==> design.v <==
module Decoder_Unit (
    input [1 : 0] DEC_ALU_FUNC,
    output reg DEC_Arith_Enable, DEC_Logic_Enable, DEC_CMP_Enable, DEC_Shift_Enable
);
always @(*) begin
    DEC_Arith_Enable = 1'b0;
    DEC_Logic_Enable = 1'b0;
    DEC_CMP_Enable   = 1'b0;
    DEC_Shift_Enable = 1'b0;
    case (DEC_ALU_FUNC)
        2'b00: DEC_Arith_Enable = 1'b1;
        2'b01: DEC_Logic_Enable = 1'b1;
        2'b10: DEC_CMP_Enable   = 1'b1;
        2'b11: DEC_Shift_Enable = 1'b1;
        default: begin
            DEC_Arith_Enable = 1'b0;
            DEC_Logic_Enable = 1'b0;
            DEC_CMP_Enable   = 1'b0;
            DEC_Shift_Enable = 1'b0; 
    end
    endcase
end
endmodule
module Arithmetic_Unit #(
    parameter A_WIDTH = 16,
    parameter B_WIDTH = 16
) (
    input clk,rst,
    input [A_WIDTH - 1 : 0] A,
    input [B_WIDTH - 1 : 0] B,
    input [1 : 0] Arith_ALU_FUNC,
    input Arith_Enable,
    output reg [A_WIDTH + B_WIDTH - 1 : 0] Arith_OUT,
    output reg Carry_OUT, Arith_Flag       
);
reg [A_WIDTH + B_WIDTH - 1 : 0] ADD_Signal;
always @(posedge clk or negedge rst) begin
    if(!rst) begin 
        Arith_OUT  <=  'b0;
        Carry_OUT  <= 1'b0; 
        Arith_Flag <= 1'b0; 
end
else begin
    Arith_Flag <= Arith_Enable;
    if(Arith_Enable) begin
        case (Arith_ALU_FUNC)
            2'b00: begin
                if (A_WIDTH >= B_WIDTH) begin
                    Arith_OUT <= A + B;
                    {Carry_OUT,ADD_Signal[A_WIDTH - 1 : 0]} <= A + B;
                end
                else begin
                    Arith_OUT <= A + B;
                    {Carry_OUT,ADD_Signal[B_WIDTH - 1 : 0]} <= A + B;
                end
            end
            2'b01: Arith_OUT <= A - B;
            2'b10: Arith_OUT <= A * B;
            2'b11: Arith_OUT <= (B == 0) ? 'b0 : A / B;
            default: begin
                Arith_OUT <=  'b0;
                Carry_OUT <= 1'b0; 
            end
        endcase 
    end
  end
end
endmodule
module Logic_Unit #(
    parameter A_WIDTH = 16,
    parameter B_WIDTH = 16
) (
    input clk,rst,
    input [A_WIDTH - 1 : 0] A,
    input [B_WIDTH - 1 : 0] B,
    input [1 : 0] Logic_ALU_FUNC,
    input Logic_Enable,
    output reg [A_WIDTH + B_WIDTH - 1 : 0] Logic_OUT,
    output reg Logic_Flag       
);
always @(posedge clk or negedge rst) begin
    if(!rst) begin
    Logic_OUT  <= 16'b0;
    Logic_Flag <= 1'b0;
end
else begin
    Logic_Flag <= Logic_Enable;
    if(Logic_Enable) begin
        case (Logic_ALU_FUNC)
            2'b00: Logic_OUT <=   A & B; 
            2'b01: Logic_OUT <=   A | B;
            2'b10: Logic_OUT <= ~(A & B);
            2'b11: Logic_OUT <= ~(A | B);
            default: begin
                Logic_OUT <= 16'b0;
            end
        endcase
    end
  end
end
endmodule
module CMP_Unit #(
    parameter A_WIDTH = 16,
    parameter B_WIDTH = 16
) (
    input clk,rst,
    input [A_WIDTH - 1 : 0] A,
    input [B_WIDTH - 1 : 0] B,    
    input [1 : 0] CMP_ALU_FUNC,
    input CMP_Enable,
    output reg [A_WIDTH + B_WIDTH - 1 : 0] CMP_OUT,
    output reg CMP_Flag       
);
always @(posedge clk or negedge rst) begin
    if(!rst) begin
       CMP_OUT  <= 16'b0;
       CMP_Flag <= 1'b0;
    end
    else begin
    CMP_Flag <= CMP_Enable;    
    if(CMP_Enable) begin
        case (CMP_ALU_FUNC)
            2'b00: CMP_OUT <= 16'b0; 
            2'b01: begin
                if( A == B)
                CMP_OUT <= 16'b1;
                else
                CMP_OUT <= 16'b0;
            end
            2'b10:begin
                if( A > B)
                CMP_OUT <= 16'b10;
                else
                CMP_OUT <= 16'b0;
            end
            2'b11:begin
                if( A < B)
                CMP_OUT <= 16'b11;
                else
                CMP_OUT <= 16'b0;
            end
            default: begin
                CMP_OUT <= 16'b0;
            end
        endcase
    end
  end
end
endmodule
module Shift_Unit #(
    parameter A_WIDTH = 16,
    parameter B_WIDTH = 16
) (
    input clk,rst,
    input [A_WIDTH - 1 : 0] A,
    input [B_WIDTH - 1 : 0] B,
    input [1 : 0] Shift_ALU_FUNC,
    input Shift_Enable,
    output reg [A_WIDTH + B_WIDTH - 1 : 0] Shift_OUT,
    output reg Shift_Flag       
);
always @(posedge clk or negedge rst) begin
  if(!rst) begin
    Shift_OUT  <= 16'b0;
    Shift_Flag <= 1'b0;
end
else begin
    Shift_Flag <= Shift_Enable;
    if(Shift_Enable) begin
        case (Shift_ALU_FUNC)
            2'b00: Shift_OUT <= A >> 1; 
            2'b01: Shift_OUT <= A << 1;
            2'b10: Shift_OUT <= B >> 1;
            2'b11: Shift_OUT <= B << 1;
            default: begin
                Shift_OUT <= 16'b0;
            end
        endcase
    end
  end
end
endmodule
module alu_top #(
    parameter A_WIDTH_TOP = 16,
    parameter B_WIDTH_TOP = 16
) (
    input   CLK,rst,
    input   [3 : 0] ALU_FUNC,
    input   [A_WIDTH_TOP - 1 : 0] A,
    input   [B_WIDTH_TOP - 1 : 0] B,
    output  [A_WIDTH_TOP + B_WIDTH_TOP - 1 : 0] Arith_OUT, Logic_OUT, CMP_OUT,Shift_OUT,
    output  Carry_OUT, Arith_Flag, Logic_Flag, CMP_Flag, Shift_Flag
);
wire Arith_EN, Logic_EN, CMP_EN, Shift_EN;
Decoder_Unit U0 (
    .DEC_ALU_FUNC(ALU_FUNC[3 : 2]),
    .DEC_Arith_Enable(Arith_EN),
    .DEC_Logic_Enable(Logic_EN),
    .DEC_CMP_Enable  (CMP_EN),
    .DEC_Shift_Enable(Shift_EN)
);
Arithmetic_Unit #(.A_WIDTH(A_WIDTH_TOP), .B_WIDTH(B_WIDTH_TOP)) U1 (
    .clk(CLK),
    .rst(rst),
    .A(A),
    .B(B),
    .Arith_ALU_FUNC(ALU_FUNC[1 : 0]),
    .Arith_Enable(Arith_EN),
    .Arith_OUT(Arith_OUT),
    .Carry_OUT(Carry_OUT),
    .Arith_Flag(Arith_Flag)
);
Logic_Unit #(.A_WIDTH(A_WIDTH_TOP), .B_WIDTH(B_WIDTH_TOP)) U2 (
    .clk(CLK),
    .rst(rst),
    .A(A),
    .B(B),
    .Logic_ALU_FUNC(ALU_FUNC[1 : 0]),
    .Logic_Enable(Logic_EN),
    .Logic_OUT(Logic_OUT),
    .Logic_Flag(Logic_Flag)
);
CMP_Unit #(.A_WIDTH(A_WIDTH_TOP), .B_WIDTH(B_WIDTH_TOP)) U3 (
    .clk(CLK),
    .rst(rst),
    .A(A),
    .B(B),
    .CMP_ALU_FUNC(ALU_FUNC[1 : 0]),
    .CMP_Enable(CMP_EN),
    .CMP_OUT(CMP_OUT),
    .CMP_Flag(CMP_Flag)
);
Shift_Unit #(.A_WIDTH(A_WIDTH_TOP), .B_WIDTH(B_WIDTH_TOP)) U4 (
    .clk(CLK),
    .rst(rst),
    .A(A),
    .B(B),
    .Shift_ALU_FUNC(ALU_FUNC[1 : 0]),
    .Shift_Enable(Shift_EN),
    .Shift_OUT(Shift_OUT),
    .Shift_Flag(Shift_Flag)
);
endmodule
==> run.sh <==
#!/bin/bash
# the make line also repeats each setting of config.mk as NAME=value (left out here)
make -C /OpenROAD-flow-scripts/flow DESIGN_CONFIG=/design/flow/config.mk WORK_HOME=/design/flow/orfs CLKGATE_MAP_FILE= finish
==> config.mk <==
export PLATFORM = sky130hd
export DESIGN_NAME = alu_top
export DESIGN_NICKNAME = alu_top
export VERILOG_FILES = /design/flow/design.v
export SDC_FILE = /design/flow/constraint.sdc
export NUM_CORES = 4
export LEC_CHECK = 0
export ABC_AREA = 1
export CAP_MARGIN = 15
export CELL_PAD_IN_SITES_GLOBAL_PLACEMENT = 2
export CORE_MARGIN = 2
export CORE_UTILIZATION = 24
export CTS_CLUSTER_DIAMETER = 284
export GPL_TIMING_DRIVEN = 0
export PLACE_DENSITY_LB_ADDON = 0.24
export SETUP_SLACK_MARGIN = -0.2
export SLEW_MARGIN = 20
==> constraint.sdc <==
create_clock -name core_clock -period 81.6 [get_ports {CLK}]
set_input_delay 16.3200 -clock core_clock [delete_from_list [all_inputs] [get_ports {CLK}]]
set_output_delay 16.3200 -clock core_clock [all_outputs]
set_load 0.01 [all_outputs]
==> CHANGELOG.md, run 1 <==
### Implementation results

* Synth Instances at 5746
* Worst path depth at 662
* Clock Skew at 0 ns
* Slew Viols, Final at 0
* Worst slew margin at 24.7%
* Worst Setup Start Kind: primary input
* Final worst setup slack at -10.48 ns
* Num ports at 171
* Comb area leader: simple AND/OR/NAND/NOR gates
* Launch point of the worst path: B[5]
* WL final at 156000 um
* Post-route minimum period at 92.08 ns
* Biggest area consumer among synthesized cells: ha_1
* Die Area at 0.158 mm^2
* Hold Buf Count CTS at 0
* Post-Synth Adder-Cell Area at 28.9%
* Library cells used by synthesis at 78
* Placed cell area at 0.0428 mm^2
* CP arrival at 92.36 ns
* Post-layout util at 33.8%
* Vias in the first global route at 40.7k
* Reg2reg end: U1.Arith_OUT[12]
* Pre-antenna DRT Iters at 6
* Reg2Reg Depth at 2
* Post-route DRC at 0
* Max-cap violations at 0
* Critical path peak fanout at 10
* Clk Latency, worst-skew pair at 0.39 ns
* Top cells by area: ha_1 (18%), nand2_1 (14%), fa_1 (11%)
* Flop2flop setup slack at 80.64 ns
* Critical path class: primary input to register
* AO/OA Area Share at 15.7%
* Grt total ovfl at 0
* Routed Antenna Nets at 0
* Ys Warns at 5
* Avg WL per Cell at 17.6 um
* Leading cell types by count after synthesis: nand2_1 (1410), inv_1 (935), ha_1 (546), o21ai_0 (374), a21oi_1 (346)
* CP Capture Point: U1.Arith_OUT[0]
* Worst slack, placed at -24.68 ns
* Die X at 398 um
* Async set or reset register ratio after synthesis at 100%
* Post-Synth Simple-Gate Area at 29.8%
* Cycle use final at 113%
* Area grow syn2layout at 40.0%
* Kind of cell adding the most delay to the critical path: AND-OR/OR-AND gates
* Status: failed layout checks
* Syn avg cell area at 6.48 um^2
* Worst R2R Start: U1.Arith_OUT[12]
* Worst-Margin Slew at 1.12 ns
* Initial antenna violation count at 7
* WHS at 0.487 ns
* CTS sink cnt at 73
* Worst setup EP type: register
* GR Util All Layers at 19.4%
* IO Port Bufs at 124
* Required time of the worst setup path at 81.88 ns
* Detailed-route vias per instance at 4.53
* Cell mode on critical path: buf_4
* Worst min-delay path class: register to register
* CTS Buf Count at 9
* Root buf cell: clkbuf_16
* Final setup vio count at 4
* Hold Path End: U4.Shift_OUT[13]
* Final net count at 7627
* Clock slew at reported path FFs at 0.07 ns
* Global placer's final weighted congestion at 0.873
* #FFs+latches synth at 73
* Vias at 40.3k
* Yosys xor share at 6.85%
* Hold Path Cell Cnt at 2
* RSZ-0062 raised after global routing: yes
* Final Cell Area at 0.0521 mm^2
* Stage-log warning count at 64
* TritonCTS clock tree: yes
* Register area share after synthesis at 4.91%
* H-tree Lvls at 3
* Initial DRC Count at 2112
* Slowest stage delay, CP at 0.52 ns
* Post-synthesis mux area share at 0.0572%
* Core Region at 0.154 mm^2
* Count leader, synth: nand2_1
* Die Y at 398 um
* CP max stage cell: or4_1
* Violated checks: setup timing
* Inst Count DP at 7988
* Largest net degree at the start of global routing at 53
* HP Start: U4.Shift_OUT[13]
* First-pass GRT wire length at 240000 um
* Hpwl dp at 118000 um
* Cell count in the Yosys report at 5746
* Area leader share at 18.4%
* Area figure in the yosys stat output at 0.0372 mm^2
* FMAX at 0.0109 GHz
* Buf/Inv on CP at 231
* Clk buf depth at 2
* Row Count at 144
* Fp_density at 24.2%
* Cell Area, Synth at 0.0372 mm^2
* Post-synth EDFFs at 0
* Final Non-Filler Cells at 8897
* Fin. Hold Viols at 0
* Main synth FF type: dfrtp_1
stage by stage:
stage               TNS [ns]
finish                -26.47
global route          -50.22
CTS                   -24.15
detailed placement    -97.37
global placement      -96.23
floorplan             -20.45
per-layer routing:
metal	share of wire, %	track usage, %	up-vias
met5	0.017	0	-
met4	1.7	2.79	4
met3	3.7	1.78	110
met2	46	33.1	641
met1	48	27.0	19000
li1	-	-	20600
layout make-up:
type	count	area, um^2
fill	16700	102000
timing repair inverter	3	22.5
inverter	1011	3950
clock buffer	12	236
tap	2044	2560
multi-input combinational	4490	33100
buffer	228	2200
timing repair buffer	1031	8180
antenna	1	2.50
clock inverter	4	28.8
sequential	73	1830
timing repair:
item                       in CTS  in global routing
setup buffers                 790                100
setup endpoints to repair       7                  5
pin swaps                     278                249
gates cloned                    6                  1
resized                       457                197
==> run 2, diff against run 1 <==
- ABC_AREA: 1 -> 0
- CELL_PAD_IN_SITES_GLOBAL_PLACEMENT: 2 -> 3
- CORE_ASPECT_RATIO: not set -> 0.57
- CORE_MARGIN: 2 -> 8
- CORE_UTILIZATION: 24 -> 35
- CTS_CLUSTER_DIAMETER: 284 -> 212
- CTS_CLUSTER_SIZE: not set -> 93
- GPL_ROUTABILITY_DRIVEN: not set -> 0
- HOLD_SLACK_MARGIN: not set -> 0.28
- MAX_ROUTING_LAYER: not set -> met4
- MIN_ROUTING_LAYER: not set -> met2
- PLACE_DENSITY_LB_ADDON: 0.24 -> 0.21
- SETUP_SLACK_MARGIN: -0.2 -> 3.5
- SLEW_MARGIN: 20 -> 0
- TNS_END_PERCENT: not set -> 25
- clock period: 81.6 -> 128.0 ns (I/O delays scaled with it)
==> run 2 against run 1 <==
Effect of this change: the flow now stops in global routing (5_1_grt); synthesized area is 3.0% lower; die size is 28% lower; synthesized cell count fell by 17%.
==> CHANGELOG.md, run 2 <==
### Physical design

* Status: aborted with a tool error
* Failing step: global routing (5_1_grt)
* First Err: [ERROR GRT-0116] Global routing finished with congestion. Check the congestion regions in the DRC Viewer.
* Fp_density at 35.1%
* Leading cell types by count after synthesis: nand2_1 (547), ha_1 (546), nor2_1 (445), inv_1 (328), a21oi_1 (276)
* AO/OA Area Share at 25.2%
* Post-synth EDFFs at 0
* Core Region at 0.103 mm^2
* IO Port Bufs at 124
* #FFs+latches synth at 73
* GR Util All Layers at 49.8%
* Post-Synth Adder-Cell Area at 29.9%
* Die Y at 258 um
* Async set or reset register ratio after synthesis at 100%
* Grt total ovfl at 13
* Post-Synth Simple-Gate Area at 21.7%
* Clk buf depth at 2
* Yosys xor share at 6.30%
* Die Area at 0.114 mm^2
* Row Count at 89
* Root buf cell: clkbuf_16
* Cell Area, Synth at 0.0361 mm^2
* Post-synthesis mux area share at 4.92%
* CTS Buf Count at 9
* Area figure in the yosys stat output at 0.0361 mm^2
* CTS sink cnt at 73
* Ys Warns at 5
* Biggest area consumer among synthesized cells: ha_1
* Count leader, synth: nand2_1
* Top cells by area: ha_1 (19%), fa_1 (11%), nand2_1 (5.7%)
* Cell count in the Yosys report at 4761
* Num ports at 171
* H-tree Lvls at 3
* Synth Instances at 4761
* Area leader share at 18.9%
* Hpwl dp at 127000 um
* Main synth FF type: dfrtp_1
* Die X at 441 um
* Syn avg cell area at 7.58 um^2
* Comb area leader: adder cells
* Library cells used by synthesis at 138
* Register area share after synthesis at 5.06%
## run 2: through the flow
step / setup WS [ns] / instance area [um^2] / hold WS, ns / std cells
2_1_floorplan: 15.05 / 36300 / 0.514 / 4821
3_3_place_gp: -13.56 / 39300 / 0.460 / 6310
3_5_place_dp: -10.16 / 39600 / 0.470 / 6328
4_1_cts: 3.60 / 40600 / 0.488 / 6361
## run 2: repair_timing
action,in CTS
setup endpoints to repair,4
hold buffers,0
setup buffers,17
pin swaps,10
resized,147
## run 2: metal layers
metal,track usage (%),GRT overflow
met5,-,-
met4,15.5,0
met3,72.3,13
met2,49.1,0
met1,-,-
==> run 3, diff against run 2 <==
- ABC_AREA: 0 -> 1
- CAP_MARGIN: 15 -> 20
- CELL_PAD_IN_SITES_GLOBAL_PLACEMENT: 3 -> not set
- CORE_ASPECT_RATIO: 0.57 -> not set
- CORE_MARGIN: 8 -> 2
- CORE_UTILIZATION: 35 -> 72
- CTS_CLUSTER_DIAMETER: 212 -> 318
- CTS_CLUSTER_SIZE: 93 -> 100
- GPL_ROUTABILITY_DRIVEN: 0 -> not set
- GPL_TIMING_DRIVEN: 0 -> not set
- HOLD_SLACK_MARGIN: 0.28 -> not set
- MAX_ROUTING_LAYER: met4 -> not set
- MIN_ROUTING_LAYER: met2 -> not set
- PLACE_DENSITY: not set -> 0.4
- PLACE_DENSITY_LB_ADDON: 0.21 -> not set
- SETUP_SLACK_MARGIN: 3.5 -> not set
- SLEW_MARGIN: 0 -> 20
- TNS_END_PERCENT: 25 -> 10
- clock period: 128.0 -> 88.2 ns (I/O delays scaled with it)
==> run 3 against run 2 <==
Effect of this change: now fails the layout checks on setup timing; die size fell by 53%; synthesized area increased by 3.1%; synthesized cell count increased by 21%.
==> CHANGELOG.md, run 3 <==
### Implementation results

* Status: failed layout checks
* Violated checks: setup timing
* Area figure in the yosys stat output at 0.0372 mm^2
* Worst path depth at 614
* Flop2flop setup slack at 87.26 ns
* Global placer's final weighted congestion at 1.01
* Hold Path Cell Cnt at 2
* Hold Buf Count CTS at 0
* Post-layout util at 86.0%
* Area leader share at 18.4%
* Clk buf depth at 2
* Critical path class: primary input to register
* Post-synth EDFFs at 0
* Routed wl met3 at 16200 um
* CTS sink cnt at 73
* Reg2reg end: U2.Logic_OUT[30]
* Post-synthesis mux area share at 0.0572%
* Initial antenna violation count at 2
* Library cells used by synthesis at 78
* Ys Warns at 5
* Required time of the worst setup path at 88.45 ns
* Clock slew at reported path FFs at 0.07 ns
* Clk Latency, worst-skew pair at 0.36 ns
* Slew Viols, Final at 0
* Routed Antenna Nets at 0
* Final worst setup slack at -2.65 ns
* Cycle use final at 103%
* Post-route minimum period at 90.85 ns
* Worst min-delay path class: register to register
* CP max stage cell: clkdlybuf4s50_1
* Post-route DRC at 0
* Area grow syn2layout at 18.3%
* Core Region at 0.0512 mm^2
* Launch point of the worst path: B[6]
* Final Cell Area at 0.0440 mm^2
* Die X at 231 um
* Vias at 41.5k
* TritonCTS clock tree: yes
* Cell mode on critical path: nand2_1
* GR Util All Layers at 44.6%
* HP Start: U1.Arith_OUT[22]
* Biggest area consumer among synthesized cells: ha_1
* Leading cell types by count after synthesis: nand2_1 (1410), inv_1 (935), ha_1 (546), o21ai_0 (374), a21oi_1 (346)
* Worst slew margin at 28.5%
* Async set or reset register ratio after synthesis at 100%
* Max-cap violations at 0
* Main synth FF type: dfrtp_1
* Avg WL per Cell at 18.6 um
* Hpwl dp at 91800 um
* Cell Area, Synth at 0.0372 mm^2
* Count leader, synth: nand2_1
* #FFs+latches synth at 73
* Detailed-route vias per instance at 5.99
* Reg2Reg Depth at 2
* Worst setup EP type: register
* Post-Synth Simple-Gate Area at 29.8%
* Critical path peak fanout at 22
* H-tree Lvls at 3
* Pre-antenna DRT Iters at 9
* Synth Instances at 5746
* Slowest stage delay, CP at 0.54 ns
* Antenna diodes at 0
* Worst Setup Start Kind: primary input
* Comb area leader: simple AND/OR/NAND/NOR gates
* Worst R2R Start: U2.Logic_OUT[30]
* Fp_density at 72.7%
* Stage-log warning count at 66
* Met2 wire length at 56000 um
* Final net count at 7022
* M1 WL at 47000 um
* IO Port Bufs at 125
* Largest net degree at the start of global routing at 74
* First-pass GRT wire length at 193000 um
* Register area share after synthesis at 4.91%
* Clock Skew at 0 ns
* Buf/Inv on CP at 133
* RSZ-0062 raised after global routing: yes
* Final setup vio count at 2
* CTS Buf Count at 9
* Num ports at 171
* Root buf cell: clkbuf_16
* WL final at 129000 um
* CP arrival at 91.10 ns
* Yosys xor share at 6.85%
* Hold Path End: U1.Arith_OUT[22]
* Die Area at 0.0535 mm^2
* FMAX at 0.0110 GHz
* AO/OA Area Share at 15.7%
* Cell count in the Yosys report at 5746
* CP Capture Point: U1.Arith_OUT[0]
* Initial DRC Count at 4069
* Row Count at 83
* Max layer used: met5
* Vias in the first global route at 38.9k
* Die Y at 231 um
* Fin. Hold Viols at 0
* Top cells by area: ha_1 (18%), nand2_1 (14%), fa_1 (11%)
* Placed cell area at 0.0416 mm^2
* Worst-Margin Slew at 1.07 ns
* Grt total ovfl at 0
* # fillers at 3203
* Kind of cell adding the most delay to the critical path: AND-OR/OR-AND gates
* Syn avg cell area at 6.48 um^2
* Post-Synth Adder-Cell Area at 28.9%
==> run 3: stage by stage <==
stage | setup slack, ns | TNS [ns] | std cells | hold WS (ns)
finish | -2.65 | -3.64 | 6927 | 0.489
global route | -8.03 | -17.46 | 6927 | 0.513
CTS | -0.612 | -0.612 | 6829 | 0.487
detailed placement | -2.88 | -4.12 | 6759 | 0.467
global placement | 0.302 | 0 | 6759 | 0.467
floorplan | -3.98 | -6.29 | 5806 | 0.516
==> run 3: per-layer routing <==
layer	GRT usage [%]	vias to the layer above
met2	71.9	2510
met5	0.735	-
met4	25.1	6
li1	-	19400
met3	11.1	779
met1	54.3	18800
==> run 3: timing repair <==
action | CTS | global route
gates cloned | 1 | 3
setup buffers | 53 | 95
setup endpoints to repair | 2 | 4
resized | 56 | 183
pin swaps | 56 | 178
==> run 3: area by class of cell <==
cell class / count / area [um^2] / share of cell area, %
Timing Repair Buffer: 654 / 5330 / 12.1
Inverter: 1011 / 3880 / 8.82
Sequential cell: 73 / 1830 / 4.15
Tap cell: 680 / 851 / 1.93
Clock inverter: 5 / 63.8 / 0.145
Clock buffer: 11 / 243 / 0.551
Timing Repair inverter: 1 / 5.00 / 0.0114
Multi-Input combinational cell: 4492 / 31800 / 72.3
==> run 4, diff against run 3 <==
- ABC_AREA: 1 -> not set
- CORE_UTILIZATION: 72 -> 69
- CTS_CLUSTER_DIAMETER: 318 -> 393
- CTS_CLUSTER_SIZE: 100 -> 99
- PLACE_DENSITY: 0.4 -> not set
- TNS_END_PERCENT: 10 -> not set
- clock period: 88.2 -> 131.0 ns (I/O delays scaled with it)
==> run 4 against run 3 <==
Effect of this change: now clean on timing, DRC and antenna; setup slack improved by 12 ns; design area fell by 13%; wire length fell by 12%; die size rose by 1.2%; clock skew did not move; synthesized area fell by 3.0%; via count fell by 12%.
==> CHANGELOG.md, run 4 <==
### Implementation results

* Status: complete, no violations
* Library cells used by synthesis at 138
* Inst Count DP at 5476
* Launch point of the worst path: B[1]
* Stage-log warning count at 63
* Clock slew at reported path FFs at 0.08 ns
* Worst min-delay path class: register to register
* CP arrival at 122.30 ns
* CP max stage cell: nand3_1
* Combinational Area at 0.0320 mm^2
* Largest net degree at the start of global routing at 60
* Post-synth EDFFs at 0
* Post-route minimum period at 122.04 ns
* Die Area at 0.0541 mm^2
* Top cells by area: ha_1 (19%), fa_1 (11%), nand2_1 (5.7%)
* Yosys xor share at 6.30%
* Worst setup EP type: register
* Fp_density at 70.1%
* Reg area at 0.00183 mm^2
* Hpwl dp at 87600 um
* Root buf cell: clkbuf_16
* Area grow syn2layout at 5.61%
* Clk Latency, worst-skew pair at 0.39 ns
* Count leader, synth: nand2_1
* Initial DRC Count at 3468
* WHS at 0.479 ns
* Slowest stage delay, CP at 0.79 ns
* Cell count in the Yosys report at 4761
* Area leader share at 18.9%
* Required time of the worst setup path at 131.26 ns
* Ys Warns at 5
* Avg WL per Cell at 20.5 um
* Buf/Inv on CP at 18
* Comb area leader: adder cells
* Worst R2R Start: U1.Arith_OUT[0]
* Async set or reset register ratio after synthesis at 100%
* Num ports at 171
* Leading cell types by count after synthesis: nand2_1 (547), ha_1 (546), nor2_1 (445), inv_1 (328), a21oi_1 (276)
* Setup TNS at 0 ns
* # resized after CTS at 0
* Main synth FF type: dfrtp_1
* Cycle use final at 93.2%
* Synth Instances at 4761
* Worst slew margin at 32.0%
* Flop2flop setup slack at 129.10 ns
* Register area share after synthesis at 5.06%
* Slew Viols, Final at 0
* Core Region at 0.0515 mm^2
* Clock Skew at 0 ns
* Post-layout util at 74.0%
* CTS Buf Count at 9
* Hold Path End: U4.Shift_OUT[12]
* Detailed-route vias per instance at 6.62
* Kind of cell adding the most delay to the critical path: AND-OR/OR-AND gates
* AO/OA Area Share at 25.2%
* Hold Buf Count CTS at 0
* # fillers at 4319
* GR Util All Layers at 41.5%
* Final setup vio count at 0
* Area figure in the yosys stat output at 0.0361 mm^2
* Routed Antenna Nets at 0
* Die Y at 233 um
* Biggest area consumer among synthesized cells: ha_1
* WL final at 113000 um
* Critical path class: primary input to register
* Post-CTS Setup Inserts at 0
* RSZ-0062 raised after global routing: no
* FMAX at 0.00819 GHz
* Post-Synth Adder-Cell Area at 29.9%
* IO Port Bufs at 125
* Vias at 36.4k
* TritonCTS clock tree: yes
* Worst Setup Start Kind: primary input
* Global placer's final weighted congestion at 1.00
* Die X at 233 um
* HP Start: U4.Shift_OUT[12]
* Reg2Reg Depth at 6
* Worst path depth at 409
* CP Capture Point: U1.Arith_OUT[0]
* Reg2reg end: U1.Arith_OUT[0]
* Final net count at 5587
* Post-Synth Simple-Gate Area at 21.7%
* H-tree Lvls at 3
* Row Count at 83
* Syn avg cell area at 7.58 um^2
* #FFs+latches synth at 73
* Hold Path Cell Cnt at 2
* Critical path peak fanout at 41
* Vias in the first global route at 34.3k
* Fin. Hold Viols at 0
* Final Non-Filler Cells at 5493
* Grt total ovfl at 0
* CTS sink cnt at 73
* Cell mode on critical path: o21a_1
* Initial antenna violation count at 0
* Cell Area, Synth at 0.0361 mm^2
* Post-route DRC at 0
* Clk buf depth at 2
* Pre-antenna DRT Iters at 7
* Post-synthesis mux area share at 4.92%
* Max-cap violations at 0
* First-pass GRT wire length at 180000 um
* Worst-Margin Slew at 1.02 ns
## run 4: per-stage QoR
stage / setup WS [ns] / cell area, um^2
final: 8.96 / 38100
after global routing: 1.11 / 38100
after CTS: 9.77 / 38100
after detailed placement: 9.68 / 37800
after global placement: 11.85 / 37800
after floorplan: 17.45 / 36300
## run 4: cell type report
class / count / share of cell area, %
Clock buffer: 10 / 0.601
Antenna cell: 1 / 0.00657
Multi-Input combinational cell: 4184 / 84.1
Inverter: 338 / 3.33
Sequential cell: 73 / 4.79
Tap cell: 680 / 2.23
Timing Repair Buffer: 201 / 4.76
Clock inverter: 6 / 0.181
## run 4: metal layers
layer | share of wire, % | vias to the layer above | global-route usage [%]
li1 | - | 17200 | -
met1 | 41 | 16800 | 56.5
met2 | 42 | 1957 | 63.0
met3 | 12 | 386 | 9.14
met4 | 4.7 | 0 | 18.0
met5 | 0 | - | 0
==> run 5, diff against run 4 <==
- CORE_UTILIZATION: 69 -> 68
- CTS_CLUSTER_DIAMETER: 393 -> not set
- CTS_CLUSTER_SIZE: 99 -> not set
- MAX_ROUTING_LAYER: not set -> met4
- clock period: 131.0 -> 92.2 ns (I/O delays scaled with it)
==> run 5 against run 4 <==
Effect of this change: the flow now stops in global routing (5_1_grt); synthesized cell count unchanged; synthesized area unchanged; die size up 1.4%.
==> CHANGELOG.md, run 5 <==
### Physical design

* Placed cell area at 0.0462 mm^2
* Post-synthesis mux area share at 4.92%
* Leading cell types by count after synthesis: nand2_1 (547), ha_1 (546), nor2_1 (445), inv_1 (328), a21oi_1 (276)
* Synth Instances at 4761
* Ys Warns at 5
* Fp_density at 68.7%
* AO/OA Area Share at 25.2%
* Register area share after synthesis at 5.06%
* Status: aborted with a tool error
* Main synth FF type: dfrtp_1
* Cell Area, Synth at 0.0361 mm^2
* First Err: [ERROR GRT-0232] Routing congestion too high. Check the congestion heatmap in the GUI.
* Comb area leader: adder cells
* Top cells by area: ha_1 (19%), fa_1 (11%), nand2_1 (5.7%)
* Yosys xor share at 6.30%
* GR Util All Layers at 80.3%
* Row Count at 84
* Area leader share at 18.9%
* Hold Buf Count CTS at 0
* Die Y at 234 um
* Count leader, synth: nand2_1
* Global placer's final weighted congestion at 1.09
* Die X at 234 um
* Async set or reset register ratio after synthesis at 100%
* Root buf cell: clkbuf_16
* IO Port Bufs at 125
* Biggest area consumer among synthesized cells: ha_1
* Area figure in the yosys stat output at 0.0361 mm^2
* Clk buf depth at 2
* CTS Buf Count at 9
* H-tree Lvls at 3
* Die Area at 0.0549 mm^2
* Syn avg cell area at 7.58 um^2
* Cell count in the Yosys report at 4761
* Num ports at 171
* CTS sink cnt at 73
* Post-synth EDFFs at 0
* Failing step: global routing (5_1_grt)
* Core Region at 0.0526 mm^2
* Hpwl dp at 111000 um
* Library cells used by synthesis at 138
* Post-Synth Adder-Cell Area at 29.9%
* #FFs+latches synth at 73
* Grt total ovfl at 207
* Post-Synth Simple-Gate Area at 21.7%
[run 5: what timing repair did]
action                     in CTS
buffers inserted               48
resized                       102
pin swaps                      70
gates cloned                    3
setup endpoints to repair       2
[run 5: metrics by stage]
stage / util [%] / instances / TNS [ns] / setup WS [ns]
after floorplan: - / 4821 / -7.07 / -4.83
after global placement: 88.0 / 6484 / -1.44 / -1.44
after detailed placement: 88.0 / 6484 / -6.14 / -4.44
after CTS: 90.2 / 6551 / -1.90 / -1.90
[run 5: routing by layer]
| metal | track usage [%] | GRT overflow |
|---|---|---|
| met1 | 78.8 | 5 |
| met2 | 95.6 | 129 |
| met5 | - | - |
| met4 | 77.0 | 67 |
| met3 | 64.6 | 6 |
==> run 6, diff against run 5 <==
- CORE_UTILIZATION: 68 -> 72
- CTS_CLUSTER_DIAMETER: not set -> 393
- CTS_CLUSTER_SIZE: not set -> 99
- MAX_ROUTING_LAYER: met4 -> not set
- TNS_END_PERCENT: not set -> 10
- clock period: 92.2 -> 80.8 ns (I/O delays scaled with it)
==> run 6 against run 5 <==
Effect of this change: the run fails in clock tree synthesis (4_1_cts); synthesized cell count unchanged; die size down 5.5%; synthesized area unchanged.
==> CHANGELOG.md, run 6 <==
### Physical design

* Register area share after synthesis at 5.06%
* Yosys xor share at 6.30%
* Biggest area consumer among synthesized cells: ha_1
* Area figure in the yosys stat output at 0.0361 mm^2
* Async set or reset register ratio after synthesis at 100%
* Status: aborted with a tool error
* First Err: [ERROR DPL-0038] Utilization greater than 100%, impossible to legalize
* Placed cell area at 0.0487 mm^2
* Ys Warns at 5
* Post-synthesis mux area share at 4.92%
* Post-Synth Simple-Gate Area at 21.7%
* Core Region at 0.0499 mm^2
* Die X at 228 um
* Global placer's final weighted congestion at 1.05
* Synth Instances at 4761
* Syn avg cell area at 7.58 um^2
* IO Port Bufs at 125
* Cell count in the Yosys report at 4761
* Worst slack, placed at -18.12 ns
* Failing step: clock tree synthesis (4_1_cts)
* Leading cell types by count after synthesis: nand2_1 (547), ha_1 (546), nor2_1 (445), inv_1 (328), a21oi_1 (276)
* Hpwl dp at 151000 um
* Cell Area, Synth at 0.0361 mm^2
* Num ports at 171
* Inst Count DP at 6804
* Top cells by area: ha_1 (19%), fa_1 (11%), nand2_1 (5.7%)
* Die Y at 228 um
* Die Area at 0.0519 mm^2
* AO/OA Area Share at 25.2%
* Fp_density at 72.4%
* Area leader share at 18.9%
* Count leader, synth: nand2_1
* Post-synth EDFFs at 0
* Comb area leader: adder cells
* #FFs+latches synth at 73
* Library cells used by synthesis at 138
* Row Count at 82
* Main synth FF type: dfrtp_1
* Post-Synth Adder-Cell Area at 29.9%
-- run 6: through the flow --
| stage | utilization (%) | hold WS (ns) |
|---|---|---|
| detailed placement | 97.7 | 0.483 |
| global placement | 97.7 | 0.461 |
| floorplan | - | 0.514 |
==> run 7, diff against run 6 <==
- CORE_UTILIZATION: 72 -> 70
- CTS_CLUSTER_DIAMETER: 393 -> 134
- CTS_CLUSTER_SIZE: 99 -> not set
- MAX_ROUTING_LAYER: not set -> met4
- PLACE_DENSITY: not set -> 0.67
- TNS_END_PERCENT: 10 -> 5
- clock period: 80.8 -> 83.2 ns (I/O delays scaled with it)
==> run 7 against run 6 <==
Effect of this change: synthesized area stayed put; the flow again stops in clock tree synthesis (4_1_cts); synthesized cell count is the same; die size increased by 2.8%.
==> CHANGELOG.md, run 7 <==
### Physical design

* Die Area at 0.0534 mm^2
* Post-synth EDFFs at 0
* Post-Synth Adder-Cell Area at 29.9%
* Worst slack, placed at -14.43 ns
* Failing step: clock tree synthesis (4_1_cts)
* Core Region at 0.0511 mm^2
* Hpwl dp at 138000 um
* Main synth FF type: dfrtp_1
* Register area share after synthesis at 5.06%
* Comb area leader: adder cells
* Cell Area, Synth at 0.0361 mm^2
* Global placer's final weighted congestion at 1.11
* Syn avg cell area at 7.58 um^2
* Status: aborted with a tool error
* Inst Count DP at 6791
* Die Y at 231 um
* Area leader share at 18.9%
* Placed cell area at 0.0485 mm^2
* Post-Synth Simple-Gate Area at 21.7%
* Area figure in the yosys stat output at 0.0361 mm^2
* First Err: [ERROR DPL-0033] detailed placement checks failed during check placement.
* Cell count in the Yosys report at 4761
* IO Port Bufs at 125
* Yosys xor share at 6.30%
* Library cells used by synthesis at 138
* Top cells by area: ha_1 (19%), fa_1 (11%), nand2_1 (5.7%)
* Row Count at 83
* Num ports at 171
* Ys Warns at 5
* Post-synthesis mux area share at 4.92%
* Count leader, synth: nand2_1
* Die X at 231 um
* AO/OA Area Share at 25.2%
* Leading cell types by count after synthesis: nand2_1 (547), ha_1 (546), nor2_1 (445), inv_1 (328), a21oi_1 (276)
* Biggest area consumer among synthesized cells: ha_1
* Synth Instances at 4761
* Fp_density at 70.6%
* #FFs+latches synth at 73
* Async set or reset register ratio after synthesis at 100%
[run 7: metrics by stage]
step	setup TNS, ns
detailed placement	-36.52
global placement	-16.42
floorplan	-28.58
==> run 8, diff against run 7 <==
- CORE_UTILIZATION: 70 -> 72
- PLACE_DENSITY: 0.67 -> 0.66
- SETUP_SLACK_MARGIN: not set -> 5.0
- TNS_END_PERCENT: 5 -> not set
- clock period: 83.2 -> 97.7 ns (I/O delays scaled with it)
==> run 8 against run 7 <==
Effect of this change: the run fails in global routing (5_1_grt); die size fell by 2.7%; synthesized area unchanged; synthesized cell count is the same.
==> CHANGELOG.md, run 8 <==
### Physical design

* Status: aborted with a tool error
* Failing step: global routing (5_1_grt)
* First Err: [ERROR GRT-0232] Routing congestion too high. Check the congestion heatmap in the GUI.
* Yosys xor share at 6.30%
* IO Port Bufs at 125
* Inst Count DP at 5725
* CTS Buf Count at 9
* Leading cell types by count after synthesis: nand2_1 (547), ha_1 (546), nor2_1 (445), inv_1 (328), a21oi_1 (276)
* Library cells used by synthesis at 138
* Root buf cell: clkbuf_16
* Biggest area consumer among synthesized cells: ha_1
* Comb area leader: adder cells
* Worst slack, placed at -2.65 ns
* Main synth FF type: dfrtp_1
* Fp_density at 72.4%
* CTS sink cnt at 73
* Top cells by area: ha_1 (19%), fa_1 (11%), nand2_1 (5.7%)
* Post-Synth Adder-Cell Area at 29.9%
* H-tree Lvls at 3
* Clk buf depth at 2
* Cell count in the Yosys report at 4761
* Ys Warns at 5
* Core Region at 0.0499 mm^2
* Hold Buf Count CTS at 0
* Count leader, synth: nand2_1
* Die Y at 228 um
* Cell Area, Synth at 0.0361 mm^2
* Synth Instances at 4761
* Die Area at 0.0519 mm^2
* GR Util All Layers at 76.9%
* Die X at 228 um
* Register area share after synthesis at 5.06%
* #FFs+latches synth at 73
* Num ports at 171
* Post-synthesis mux area share at 4.92%
* Post-synth EDFFs at 0
* Row Count at 82
* AO/OA Area Share at 25.2%
* Async set or reset register ratio after synthesis at 100%
* Grt total ovfl at 394
* Syn avg cell area at 7.58 um^2
* Area leader share at 18.9%
* Hpwl dp at 96500 um
* Global placer's final weighted congestion at 1.05
* Post-Synth Simple-Gate Area at 21.7%
* Area figure in the yosys stat output at 0.0361 mm^2
-- run 8: layer usage --
metal / overflow / track usage, %
met5: - / -
met4: 102 / 72.3
met3: 15 / 55.6
met2: 251 / 94.4
met1: 26 / 77.8
-- run 8: per-stage QoR --
step	utilization [%]	area [um^2]	hold slack, ns
CTS	87.8	43800	0.484
global placement	81.4	40600	0.460
detailed placement	81.4	40600	0.469
floorplan	-	37600	0.514
-- run 8: timing repair --
item / in CTS
pin swaps: 192
buffers inserted: 197
cloned: 9
gates resized: 260
setup endpoints to repair: 3
==> run 9, diff against run 8 <==
- ABC_AREA: not set -> 1
- CELL_PAD_IN_SITES_GLOBAL_PLACEMENT: not set -> 2
- CORE_ASPECT_RATIO: not set -> 1.98
- CORE_MARGIN: 2 -> 8
- CORE_UTILIZATION: 72 -> 59
- CTS_CLUSTER_DIAMETER: 134 -> 201
- CTS_CLUSTER_SIZE: not set -> 91
- GPL_TIMING_DRIVEN: not set -> 0
- HOLD_SLACK_MARGIN: not set -> 0.02
- MIN_ROUTING_LAYER: not set -> met2
- PLACE_DENSITY: 0.66 -> not set
- SETUP_SLACK_MARGIN: 5.0 -> not set
- SLEW_MARGIN: 20 -> 15
- TNS_END_PERCENT: not set -> 15
- clock period: 97.7 -> 178.0 ns (I/O delays scaled with it)
==> run 9 against run 8 <==
Effect of this change: the run fails in global placement without I/O (3_1_place_gp_skip_io); synthesized cell count is 21% higher; die size grew 38%; synthesized area up 3.1%.
==> CHANGELOG.md, run 9 <==
### Physical design

* Library cells used by synthesis at 78
* Post-Synth Adder-Cell Area at 28.9%
* Post-synth EDFFs at 0
* Status: aborted with a tool error
* Register area share after synthesis at 4.91%
* First Err: [ERROR GPL-0301] Utilization 118.334 % exceeds 100%.
* Post-synthesis mux area share at 0.0572%
* Leading cell types by count after synthesis: nand2_1 (1410), inv_1 (935), ha_1 (546), o21ai_0 (374), a21oi_1 (346)
* Core Region at 0.0625 mm^2
* AO/OA Area Share at 15.7%
* Cell count in the Yosys report at 5746
* Post-Synth Simple-Gate Area at 29.8%
* Fp_density at 59.6%
* Row Count at 129
* Biggest area consumer among synthesized cells: ha_1
* Failing step: global placement without I/O (3_1_place_gp_skip_io)
* Cell Area, Synth at 0.0372 mm^2
* Die Y at 369 um
* #FFs+latches synth at 73
* Main synth FF type: dfrtp_1
* Synth Instances at 5746
* Count leader, synth: nand2_1
* Yosys xor share at 6.85%
* Die X at 194 um
* Async set or reset register ratio after synthesis at 100%
* Comb area leader: simple AND/OR/NAND/NOR gates
* Area leader share at 18.4%
* Area figure in the yosys stat output at 0.0372 mm^2
* Syn avg cell area at 6.48 um^2
* Top cells by area: ha_1 (18%), nand2_1 (14%), fa_1 (11%)
* Die Area at 0.0718 mm^2
* Ys Warns at 5
==> run 10, diff against run 9 <==
- ABC_AREA: 1 -> 0
- CAP_MARGIN: 20 -> 15
- CELL_PAD_IN_SITES_GLOBAL_PLACEMENT: 2 -> 3
- CORE_ASPECT_RATIO: 1.98 -> 0.57
- CORE_UTILIZATION: 59 -> 35
- CTS_CLUSTER_DIAMETER: 201 -> 212
- CTS_CLUSTER_SIZE: 91 -> 93
- GPL_ROUTABILITY_DRIVEN: not set -> 0
- HOLD_SLACK_MARGIN: 0.02 -> 0.28
- MIN_ROUTING_LAYER: met2 -> met1
- PLACE_DENSITY: not set -> 0.41
- SLEW_MARGIN: 15 -> 10
- TNS_END_PERCENT: 15 -> 25
- clock period: 178.0 -> 166.0 ns (I/O delays scaled with it)
==> run 10 against run 9 <==
Effect of this change: now clean on timing, DRC and antenna; die size increased by 59%; synthesized cell count shrank 17%; synthesized area fell by 3.0%.
==> CHANGELOG.md, run 10 <==
### Implementation results

* Hpwl dp at 128000 um
* Core Region at 0.103 mm^2
* Status: complete, no violations
* H-tree Lvls at 3
* Async set or reset register ratio after synthesis at 100%
* Reg2Reg Depth at 6
* Routed Antenna Nets at 0
* Hold Path End: U4.Shift_OUT[4]
* Library cells used by synthesis at 138
* Worst path depth at 444
* Post-synthesis mux area share at 4.92%
* Top cells by area: ha_1 (19%), fa_1 (11%), nand2_1 (5.7%)
* Final worst setup slack at 16.94 ns
* Pre-antenna DRT Iters at 7
* Critical path class: primary input to register
* Stage-log warning count at 63
* Die Area at 0.114 mm^2
* IO Port Bufs at 124
* Final net count at 5749
* Worst Setup Start Kind: primary input
* Initial antenna violation count at 4
* # resized after CTS at 0
* Main synth FF type: dfrtp_1
* TritonCTS clock tree: yes
* Fp_density at 35.1%
* Register area share after synthesis at 5.06%
* Post-route DRC at 0
* Comb area leader: adder cells
* Cell mode on critical path: o21a_1
* Area leader share at 18.9%
* Cycle use final at 89.8%
* Flop2flop setup slack at 163.85 ns
* Worst setup EP type: register
* Clock Skew at 0 ns
* Inst Count DP at 6322
* Worst min-delay path class: register to register
* Largest net degree at the start of global routing at 49
* WL final at 156000 um
* WHS at 0.475 ns
* Leading cell types by count after synthesis: nand2_1 (547), ha_1 (546), nor2_1 (445), inv_1 (328), a21oi_1 (276)
* Final Non-Filler Cells at 6341
* #FFs+latches synth at 73
* Required time of the worst setup path at 166.25 ns
* Vias in the first global route at 33.7k
* GR Util All Layers at 27.3%
* Syn avg cell area at 7.58 um^2
* CP arrival at 149.31 ns
* CTS Buf Count at 9
* CP max stage cell: o21ai_1
* Yosys xor share at 6.30%
* Ys Warns at 5
* Post-synth EDFFs at 0
* Clk Latency, worst-skew pair at 0.39 ns
* Buf/Inv on CP at 55
* Post-Synth Adder-Cell Area at 29.9%
* Cell count in the Yosys report at 4761
* CTS sink cnt at 73
* Worst R2R Start: U1.Arith_OUT[0]
* Post-Synth Simple-Gate Area at 21.7%
* Post-layout util at 38.7%
* Initial DRC Count at 3571
* Cell Area, Synth at 0.0361 mm^2
* Detailed-route vias per instance at 5.69
* Reg area at 0.00183 mm^2
* Worst slack, placed at 18.77 ns
* FMAX at 0.00671 GHz
* # fillers at 10.8k
* Clock slew at reported path FFs at 0.07 ns
* Area figure in the yosys stat output at 0.0361 mm^2
* HP Start: U4.Shift_OUT[4]
* Final setup vio count at 0
* Launch point of the worst path: B[1]
* Worst slew margin at 6.82%
* Fin. Hold Viols at 0
* Root buf cell: clkbuf_16
* First-pass GRT wire length at 231000 um
* Combinational Area at 0.0320 mm^2
* Area grow syn2layout at 10.4%
* Num ports at 171
* Count leader, synth: nand2_1
* Kind of cell adding the most delay to the critical path: AND-OR/OR-AND gates
* Avg WL per Cell at 24.6 um
* Critical path peak fanout at 16
* Row Count at 89
* Slowest stage delay, CP at 0.92 ns
* Die X at 441 um
* Max-cap violations at 0
* Post-route minimum period at 149.06 ns
* Vias at 36.1k
* Post-CTS Setup Inserts at 0
* Reg2reg end: U1.Arith_OUT[0]
* Die Y at 258 um
* Synth Instances at 4761
* Clk buf depth at 2
* Setup TNS at 0 ns
* AO/OA Area Share at 25.2%
* Slew Viols, Final at 0
* Hold Buf Count CTS at 0
* CP Capture Point: U1.Arith_OUT[0]
* RSZ-0062 raised after global routing: no
* Grt total ovfl at 0
* Worst-Margin Slew at 1.36 ns
* Biggest area consumer among synthesized cells: ha_1
* Hold Path Cell Cnt at 2
-- run 10: routing by layer --
layer | vias to the layer above | routed length (um) | GRT usage [%]
li1 | 17500 | - | -
met2 | 1114 | 55200 | 33.8
met3 | 92 | 11600 | 4.19
met4 | 0 | 2300 | 3.94
met1 | 17300 | 86700 | 45.1
met5 | - | 0 | -
-- run 10: metrics by stage --
stage                     cell area [um^2]
after floorplan                      36300
after global placement               39300
after detailed placement             39500
after CTS                            39800
after global routing                 39800
final                                39800
-- run 10: area by class of cell --
class                   count  area share [%]
well taps                1365            4.29
clock inverters             6           0.110
flip-flops and latches     73            4.59
repair buffers            137            3.76
diodes                      3          0.0189
clock buffers               9           0.566
plain buffers             226            3.04
inverters                 338            3.22
multi-input cells        4184            80.4
==> run 11, diff against run 10 <==
- ABC_AREA: 0 -> not set
- CAP_MARGIN: 15 -> 20
- CELL_PAD_IN_SITES_GLOBAL_PLACEMENT: 3 -> not set
- CORE_ASPECT_RATIO: 0.57 -> 1.19
- CORE_MARGIN: 8 -> 2
- CORE_UTILIZATION: 35 -> 65
- CTS_CLUSTER_DIAMETER: 212 -> not set
- CTS_CLUSTER_SIZE: 93 -> 10
- GPL_ROUTABILITY_DRIVEN: 0 -> not set
- GPL_TIMING_DRIVEN: 0 -> not set
- HOLD_SLACK_MARGIN: 0.28 -> not set
- MAX_ROUTING_LAYER: met4 -> not set
- MIN_ROUTING_LAYER: met1 -> not set
- PLACE_DENSITY: 0.41 -> not set
- PLACE_DENSITY_LB_ADDON: not set -> 0.02
- SLEW_MARGIN: 10 -> 20
- TNS_END_PERCENT: 25 -> 10
- clock period: 166.0 -> 130.0 ns (I/O delays scaled with it)
==> run 11 against run 10 <==
Effect of this change: critical path depth shrank 37; via count up 0.85%; clock skew did not move; synthesized area did not move; count of clock-buffer cells in the layout unchanged; non-clock buffer count is 160 lower; design area is 4.2% lower; global-route usage increased by 13 points; critical path type unchanged.
==> CHANGELOG.md, run 11 <==
### Implementation results

* Status: complete, no violations
* Count leader, synth: nand2_1
* Post-CTS Setup Inserts at 0
* Hpwl dp at 90800 um
* HP Start: U2.Logic_OUT[11]
* Num ports at 171
* Critical path class: primary input to register
* Clock Skew at 0 ns
* #FFs+latches synth at 73
* Reg2reg end: U1.Arith_OUT[0]
* Vias at 36.4k
* Die X at 220 um
* Placed cell area at 0.0378 mm^2
* Pre-antenna DRT Iters at 6
* Biggest area consumer among synthesized cells: ha_1
* IO Port Bufs at 125
* Comb area leader: adder cells
* Async set or reset register ratio after synthesis at 100%
* Initial antenna violation count at 5
* Register area share after synthesis at 5.06%
* Final Non-Filler Cells at 5536
* Vias in the first global route at 34.8k
* Detailed-route vias per instance at 6.57
* Global placer's final weighted congestion at 1.04
* Cell count in the Yosys report at 4761
* Syn avg cell area at 7.58 um^2
* Area grow syn2layout at 5.71%
* Worst slew margin at 27.8%
* Area figure in the yosys stat output at 0.0361 mm^2
* Final setup vio count at 0
* Cell Area, Synth at 0.0361 mm^2
* Top cells by area: ha_1 (19%), fa_1 (11%), nand2_1 (5.7%)
* TritonCTS clock tree: yes
* Inst Count DP at 5517
* GR Util All Layers at 40.4%
* Post-Synth Simple-Gate Area at 21.7%
* Grt total ovfl at 0
* Worst-Margin Slew at 1.08 ns
* Clock slew at reported path FFs at 0.08 ns
* Setup TNS at 0 ns
* Final worst setup slack at 8.41 ns
* Required time of the worst setup path at 130.24 ns
* First-pass GRT wire length at 184000 um
* Synth Instances at 4761
* Largest net degree at the start of global routing at 47
* Yosys xor share at 6.30%
* Ys Warns at 5
* Stage-log warning count at 61
* CP Capture Point: U1.Arith_OUT[0]
* Critical path peak fanout at 41
* Cell mode on critical path: o21a_1
* Fp_density at 65.6%
* Max-cap violations at 0
* Reg2Reg Depth at 6
* Root buf cell: clkbuf_16
* Flop2flop setup slack at 127.92 ns
* Buf/Inv on CP at 19
* Final net count at 5589
* Worst path depth at 407
* CP max stage cell: clkdlybuf4s50_1
* Leading cell types by count after synthesis: nand2_1 (547), ha_1 (546), nor2_1 (445), inv_1 (328), a21oi_1 (276)
* Post-Synth Adder-Cell Area at 29.9%
* Avg WL per Cell at 21.2 um
* Post-route DRC at 0
* Slew Viols, Final at 0
* Hold Path Cell Cnt at 2
* Post-synthesis mux area share at 4.92%
* Worst R2R Start: U1.Arith_OUT[0]
* CP arrival at 121.83 ns
* Worst Setup Start Kind: primary input
* Area leader share at 18.9%
* H-tree Lvls at 3
* # resized after CTS at 0
* Core Region at 0.0550 mm^2
* Launch point of the worst path: B[1]
* RSZ-0062 raised after global routing: no
* AO/OA Area Share at 25.2%
* CTS Buf Count at 9
* Die Area at 0.0574 mm^2
* Worst slack, placed at 9.30 ns
* Cycle use final at 93.5%
* Worst setup EP type: register
* Slowest stage delay, CP at 0.85 ns
* Final Cell Area at 0.0381 mm^2
* Fin. Hold Viols at 0
* WHS at 0.479 ns
* Clk buf depth at 2
* Hold Path End: U2.Logic_OUT[11]
* Row Count at 94
* CTS sink cnt at 73
* WL final at 117000 um
* Post-route minimum period at 121.59 ns
* Worst min-delay path class: register to register
* Main synth FF type: dfrtp_1
* Routed Antenna Nets at 0
* Initial DRC Count at 2821
* Kind of cell adding the most delay to the critical path: AND-OR/OR-AND gates
* Post-synth EDFFs at 0
* FMAX at 0.00822 GHz
* Clk Latency, worst-skew pair at 0.38 ns
* Die Y at 261 um
* Hold Buf Count CTS at 0
* Library cells used by synthesis at 138
run 11: stage by stage:
stage / utilization (%)
2_1_floorplan: -
3_3_place_gp: 68.8
3_5_place_dp: 68.8
4_1_cts: 69.3
5_1_grt: 69.3
6_report: 69.3
run 11: cell type report:
type                    count  area (um^2)
multi-input cells        4184        32000
fillers                  4823        16900
repair buffers            203         1830
flip-flops and latches     73         1830
inverters                 338         1270
well taps                 720          901
clock buffers               9          225
clock inverters             7         61.3
diodes                      2         5.00
run 11: layer usage:
layer	track usage [%]	routed length, um	vias to the layer above
li1	-	-	17200
met1	48.2	44700	17100
met2	68.0	54200	1649
met3	6.53	10100	483
met4	25.0	8340	6
met5	0	49	-
==> run 12, diff against run 11 <==
- ABC_AREA: not set -> 1
- CORE_ASPECT_RATIO: 1.19 -> not set
- CORE_UTILIZATION: 65 -> 67
- CTS_CLUSTER_DIAMETER: not set -> 267
- CTS_CLUSTER_SIZE: 10 -> not set
- PLACE_DENSITY: not set -> 0.4
- PLACE_DENSITY_LB_ADDON: 0.02 -> not set
- TNS_END_PERCENT: 10 -> not set
- clock period: 130.0 -> 86.9 ns (I/O delays scaled with it)
==> run 12 against run 11 <==
Effect of this change: die size hardly changed; synthesized area is 3.1% higher; the run now fails in global routing (5_1_grt); synthesized cell count up 21%.
==> CHANGELOG.md, run 12 <==
### Physical design

* Die Area at 0.0574 mm^2
* Syn avg cell area at 6.48 um^2
* Num ports at 171
* Comb area leader: simple AND/OR/NAND/NOR gates
* Area leader share at 18.4%
* Post-Synth Simple-Gate Area at 29.8%
* Post-synthesis mux area share at 0.0572%
* Cell Area, Synth at 0.0372 mm^2
* IO Port Bufs at 125
* Register area share after synthesis at 4.91%
* Clk buf depth at 2
* Library cells used by synthesis at 78
* Area figure in the yosys stat output at 0.0372 mm^2
* Hpwl dp at 95400 um
* Count leader, synth: nand2_1
* Post-Synth Adder-Cell Area at 28.9%
* CTS Buf Count at 9
* Leading cell types by count after synthesis: nand2_1 (1410), inv_1 (935), ha_1 (546), o21ai_0 (374), a21oi_1 (346)
* Root buf cell: clkbuf_16
* Ys Warns at 5
* Hold Buf Count CTS at 0
* Global placer's final weighted congestion at 1.01
* CTS sink cnt at 73
* Core Region at 0.0550 mm^2
* Die Y at 240 um
* Post-synth EDFFs at 0
* Biggest area consumer among synthesized cells: ha_1
* Synth Instances at 5746
* Status: aborted with a tool error
* AO/OA Area Share at 15.7%
* Inst Count DP at 7019
* Row Count at 86
* Main synth FF type: dfrtp_1
* Cell count in the Yosys report at 5746
* Failing step: global routing (5_1_grt)
* Fp_density at 67.7%
* Top cells by area: ha_1 (18%), nand2_1 (14%), fa_1 (11%)
* Yosys xor share at 6.85%
* Async set or reset register ratio after synthesis at 100%
* H-tree Lvls at 3
* #FFs+latches synth at 73
* Die X at 240 um
==> run 12: stage by stage <==
stage | setup TNS (ns) | worst slack, ns | util (%) | area (um^2)
after floorplan | -7.38 | -4.47 | - | 38600
after global placement | -0.116 | -0.116 | 79.1 | 43500
after detailed placement | -4.61 | -3.13 | 79.1 | 43500
after CTS | 0 | 0.0113 | 81.8 | 45000
==> run 12: timing repair <==
| action | CTS |
|---|---|
| pin swaps | 105 |
| setup buffers | 101 |
| cloned | 3 |
| gates resized | 120 |
| endpoints found under the hold margin | 0 |
| setup endpoints to repair | 2 |
==> run 13, diff against run 12 <==
- CAP_MARGIN: 20 -> 15
- CORE_ASPECT_RATIO: not set -> 1.0
- CORE_UTILIZATION: 67 -> 72
- CTS_CLUSTER_DIAMETER: 267 -> 254
- CTS_CLUSTER_SIZE: not set -> 72
- HOLD_SLACK_MARGIN: not set -> 0.29
- MIN_ROUTING_LAYER: not set -> met1
- PLACE_DENSITY: 0.4 -> not set
- PLACE_DENSITY_LB_ADDON: not set -> 0.0
- SETUP_SLACK_MARGIN: not set -> 5.0
- SLEW_MARGIN: 20 -> 0
- TNS_END_PERCENT: not set -> 25
- clock period: 86.9 -> 119.0 ns (I/O delays scaled with it)
==> run 13 against run 12 <==
Effect of this change: the run now finishes clean; synthesized area stayed put; synthesized cell count unchanged; die size shrank 6.8%.
==> CHANGELOG.md, run 13 <==
### Implementation results

* Library cells used by synthesis at 78
* Leading cell types by count after synthesis: nand2_1 (1410), inv_1 (935), ha_1 (546), o21ai_0 (374), a21oi_1 (346)
* Fin. Hold Viols at 0
* CP Capture Point: U1.Arith_OUT[0]
* CP max stage cell: clkdlybuf4s50_1
* Count leader, synth: nand2_1
* Cycle use final at 88.8%
* Row Count at 83
* Hold Buf Count CTS at 0
* Worst min-delay path class: register to register
* Clk buf depth at 2
* HP Start: U1.Arith_OUT[24]
* Area leader share at 18.4%
* Largest net degree at the start of global routing at 66
* Root buf cell: clkbuf_16
* Avg WL per Cell at 17.3 um
* Final worst setup slack at 13.33 ns
* Core Region at 0.0512 mm^2
* WL final at 114000 um
* Die X at 231 um
* FMAX at 0.00946 GHz
* Post-route DRC at 0
* Max-cap violations at 0
* GR Util All Layers at 41.1%
* Global placer's final weighted congestion at 1.00
* Die Y at 231 um
* Register area share after synthesis at 4.91%
* Worst slew margin at 23.4%
* Pre-antenna DRT Iters at 6
* CTS sink cnt at 73
* Kind of cell adding the most delay to the critical path: AND-OR/OR-AND gates
* Initial antenna violation count at 7
* First-pass GRT wire length at 179000 um
* Hold Path End: U1.Arith_OUT[24]
* Vias at 38.6k
* Initial DRC Count at 3130
* Required time of the worst setup path at 119.26 ns
* Worst setup EP type: register
* # fillers at 4058
* Worst Setup Start Kind: primary input
* TritonCTS clock tree: yes
* RSZ-0062 raised after global routing: no
* Worst path depth at 624
* Ys Warns at 5
* CP arrival at 105.93 ns
* Clock Skew at 0 ns
* Synth Instances at 5746
* Async set or reset register ratio after synthesis at 100%
* Critical path class: primary input to register
* Post-route minimum period at 105.67 ns
* Reg2reg end: U1.Arith_OUT[7]
* Cell mode on critical path: nand2_1
* Clock slew at reported path FFs at 0.07 ns
* Main synth FF type: dfrtp_1
* Cell Area, Synth at 0.0372 mm^2
* Worst-Margin Slew at 1.12 ns
* Biggest area consumer among synthesized cells: ha_1
* AO/OA Area Share at 15.7%
* Post-Synth Adder-Cell Area at 28.9%
* Detailed-route vias per instance at 5.90
* Post-Synth Simple-Gate Area at 29.8%
* Syn avg cell area at 6.48 um^2
* Cell count in the Yosys report at 5746
* Area figure in the yosys stat output at 0.0372 mm^2
* CTS Buf Count at 9
* Top cells by area: ha_1 (18%), nand2_1 (14%), fa_1 (11%)
* Launch point of the worst path: A[1]
* Slew Viols, Final at 0
* Post-synthesis mux area share at 0.0572%
* Num ports at 171
* Hpwl dp at 86800 um
* Worst slack, placed at 4.62 ns
* Status: complete, no violations
* IO Port Bufs at 125
* #FFs+latches synth at 73
* Die Area at 0.0535 mm^2
* Hold Path Cell Cnt at 2
* Stage-log warning count at 62
* Slowest stage delay, CP at 0.44 ns
* Clk Latency, worst-skew pair at 0.37 ns
* Comb area leader: simple AND/OR/NAND/NOR gates
* Yosys xor share at 6.85%
* H-tree Lvls at 3
* Vias in the first global route at 35.9k
* Reg2Reg Depth at 2
* Routed Antenna Nets at 0
* Fp_density at 72.7%
* Flop2flop setup slack at 118.10 ns
* Critical path peak fanout at 30
* Setup TNS at 0 ns
* Final net count at 6639
* Worst R2R Start: U1.Arith_OUT[7]
* Post-synth EDFFs at 0
* Area grow syn2layout at 8.01%
* Buf/Inv on CP at 139
* Grt total ovfl at 0
* Final setup vio count at 0
-- run 13: final cells by class --
type | instances | area, um^2 | share of cell area (%)
Multi-Input combinational cell | 4496 | 31000 | 77.0
Inverter | 1011 | 3880 | 9.64
Timing Repair Buffer | 265 | 2370 | 5.91
Sequential cell | 73 | 1830 | 4.55
Tap cell | 680 | 851 | 2.12
Clock buffer | 9 | 225 | 0.560
Clock inverter | 7 | 60.1 | 0.149
Timing Repair inverter | 3 | 15.0 | 0.0374
Antenna cell | 2 | 5.00 | 0.0125
-- run 13: timing repair --
item / in CTS / in global routing
endpoints found under the setup margin: 1 / 4
cloned: 0 / 11
resized: 1 / 166
pin swaps: 0 / 19
buffers inserted: 0 / 74
-- run 13: metrics by stage --
| stage | cells | instance area (um^2) | hold WS (ns) | utilization [%] |
|---|---|---|---|---|
| finish | 6546 | 40200 | 0.491 | 78.5 |
| detailed placement | 6443 | 38700 | 0.473 | 75.6 |
| CTS | 6459 | 39000 | 0.491 | 76.2 |
| global placement | 6443 | 38700 | 0.465 | 75.6 |
| floorplan | 5806 | 37400 | 0.516 | - |
| global route | 6545 | 40200 | 0.505 | 78.5 |
-- run 13: metal layers --
metal	part of all wire, %	global-route usage, %
met4	5.4	18.5
met3	11	10.0
met1	39	52.1
met2	44	66.0
met5	0.048	0
